// datapath
module datapath(output [6:0] display, days, output [3:0] segment, output am, pm, dblink, Sound, Vcc_out, input Next, Up, SetTime, SetAlarm, Snooze, Stop, Mute, Clr, Clk_sys);
Size: about 2000 cells after synthesis, roughly 220 flip-flops, ~32 I/O pins.
==> flow/config.mk <==
export PLATFORM = sky130hd
export DESIGN_NAME = datapath
export DESIGN_NICKNAME = datapath
export VERILOG_FILES = /design/flow/design.v
export SDC_FILE = /design/flow/constraint.sdc
export NUM_CORES = 4
export LEC_CHECK = 0
export ABC_AREA = 1
export CAP_MARGIN = 40
export CORE_MARGIN = 2
export CORE_UTILIZATION = 64
export CTS_CLUSTER_SIZE = 13
export MAX_ROUTING_LAYER = met4
export PLACE_DENSITY = 0.47
export SLEW_MARGIN = 20
export TNS_END_PERCENT = 5
==> flow/constraint.sdc <==
create_clock -name core_clock -period 8.24 [get_ports {Clk_sys}]
set_input_delay 1.6480 -clock core_clock [delete_from_list [all_inputs] [get_ports {Clk_sys}]]
set_output_delay 1.6480 -clock core_clock [all_outputs]
set_load 0.01 [all_outputs]
run.sh (not shown) runs the stock make flow with config.mk's settings and CLKGATE_MAP_FILE=.
Change:
==> flow/config.mk (replaced) <==
export PLATFORM = sky130hd
export DESIGN_NAME = datapath
export DESIGN_NICKNAME = datapath
export VERILOG_FILES = /design/flow/design.v
export SDC_FILE = /design/flow/constraint.sdc
export NUM_CORES = 4
export LEC_CHECK = 0
export CAP_MARGIN = 20
export CORE_MARGIN = 2
export CORE_UTILIZATION = 40
export SLEW_MARGIN = 20
==> flow/constraint.sdc (replaced) <==
create_clock -name core_clock -period 5.19 [get_ports {Clk_sys}]
set_input_delay 1.0380 -clock core_clock [delete_from_list [all_inputs] [get_ports {Clk_sys}]]
set_output_delay 1.0380 -clock core_clock [all_outputs]
set_load 0.01 [all_outputs]
The changed run finished clean.
Combinational power rose by about 30%.
Cell area fell by 0.96%.
Utilization fell by 27 points.
Worst hold slack gains 0.0054 ns.
Wire length fell by 8.6%.
Change:
--- a/flow/config.mk
+++ b/flow/config.mk
@@ -8,4 +8,5 @@
 export CAP_MARGIN = 20
 export CORE_MARGIN = 2
-export CORE_UTILIZATION = 40
+export CORE_UTILIZATION = 72
+export PLACE_DENSITY = 0.64
 export SLEW_MARGIN = 20
==> flow/constraint.sdc (replaced) <==
create_clock -name core_clock -period 11.4 [get_ports {Clk_sys}]
set_input_delay 2.2800 -clock core_clock [delete_from_list [all_inputs] [get_ports {Clk_sys}]]
set_output_delay 2.2800 -clock core_clock [all_outputs]
set_load 0.01 [all_outputs]
What happened:
- The new run finished with timing, DRC and antenna clean
- clock-buffer cell count decreases by 5
- clock power decreases by 57%
- utilization increases by 34 points
- via count increases by about 4%
- die size decreases by about 44%
Change:
--- a/flow/config.mk
+++ b/flow/config.mk
@@ -6,7 +6,9 @@
 export NUM_CORES = 4
 export LEC_CHECK = 0
-export CAP_MARGIN = 20
+export CAP_MARGIN = 35
 export CORE_MARGIN = 2
 export CORE_UTILIZATION = 72
+export CTS_CLUSTER_DIAMETER = 39
 export PLACE_DENSITY = 0.64
+export SETUP_SLACK_MARGIN = 0.13
 export SLEW_MARGIN = 20
==> flow/constraint.sdc (replaced) <==
create_clock -name core_clock -period 10.6 [get_ports {Clk_sys}]
set_input_delay 2.1200 -clock core_clock [delete_from_list [all_inputs] [get_ports {Clk_sys}]]
set_output_delay 2.1200 -clock core_clock [all_outputs]
set_load 0.01 [all_outputs]
Outcome:
- cell area climbs by a few percent
- core utilization increases by 2.4 points
- register-to-register slack is worse by 0.78 ns
- clock skew climbs by 0.0036 ns
- routed wire length came out higher by a few percent

---

Setup of lane 1:
datapath again, from the RTL that the note above started with.
==> flow/design.v (excerpt) <==
module datapath(output [6:0] display, days, output [3:0] segment, output am, pm, dblink, Sound, Vcc_out, input Next, Up, SetTime, SetAlarm, Snooze, Stop, Mute, Clr, Clk_sys);
Settings: LEC_CHECK=0, CAP_MARGIN=10, CORE_MARGIN=10, CORE_UTILIZATION=71, HOLD_SLACK_MARGIN=-0.03, PLACE_DENSITY_LB_ADDON=0.02, SLEW_MARGIN=20, TNS_END_PERCENT=70; clock period 12.5 ns.
Modified inputs, lane 2 compared to lane 1
- a deleted PLACE_DENSITY_LB_ADDON that had been 0.02
- a deleted HOLD_SLACK_MARGIN that had been -0.03
- a change of CAP_MARGIN from 10 to 20
- a change of CORE_MARGIN from 10 to 2
- a deleted TNS_END_PERCENT that had been 70
- a change of CORE_UTILIZATION from 71 to 65
- a change of the clock period (ns, I/O delays scaled along) from 12.5 to 5.47
Notes after the runs:
- Lane 2: full flow OK, the timing, design-rule and antenna checks passed
- After detailed routing, lane 1 needs more wire than lane 2.
- Between lane 2 and lane 1, it is lane 2 whose cell count is higher, by 18.
- What lane 1 reported for combinational power has to be multiplied by 2.2 to get the figure for lane 2.
- Lane 2 vs. lane 1: first-iteration DRC count went down about 9%, switching fraction of total power has remained practically unchanged, worst setup slack down 5.49 ns.
- Taking lane 1 as the reference point, the length of the first detailed-routing pass in iterations of lane 2 falls by 1.
Input-level comparison between lane 3 and lane 2:
- a change of CORE_UTILIZATION from 65 to 64
- a change of the clock period (ns, I/O delays scaled along) from 5.47 to 13.5
[summary]
- In lane 3, the delay of the slowest critical-path stage came out 0.24 ns above the value in lane 2.
- Diff lane 2 -> lane 3: total power consumption of the routed design lost 3.6 mW, buffers plus inverters on the worst setup path neither gained nor lost much.
- Against lane 2, routed wire length in lane 3 fell slightly.
- Lane 3 has height of the die above what lane 2 had.
- On lane 3: critical path depth is 3 lower than what lane 2 gave.
## Diff of input files: lane 4 against lane 3
- CELL_PAD_IN_SITES_GLOBAL_PLACEMENT now 1, previously not set
- GPL_ROUTABILITY_DRIVEN now 0, previously not set
- CTS_CLUSTER_SIZE now 70, previously not set
- CORE_UTILIZATION now 40, was 64
- the clock period (ns, I/O delays scaled along) now 20.0, was 13.5
Results
- From lane 4 to lane 3, sequential area share after synthesis did not move at all.
- Sort lane 4 and lane 3 by clock skew, descending, and lane 3 comes first.
- A cell with the biggest individual delay on the critical path of mux2i_1 is what lane 4 shows, while dfrtp_2 belongs to lane 3.
- Between lane 4 and lane 3, the met2 track demand over resource is lower for lane 4.
- Number of non-clock buffers went up by more than 10% going from lane 3 to lane 4.
- Higher post-route cell area goes to lane 4 over lane 3.
- Area fraction of clock buffers and clock inverters: lane 4 vs lane 3 up 0.36 points
Power and IR drop assume default switching activity.
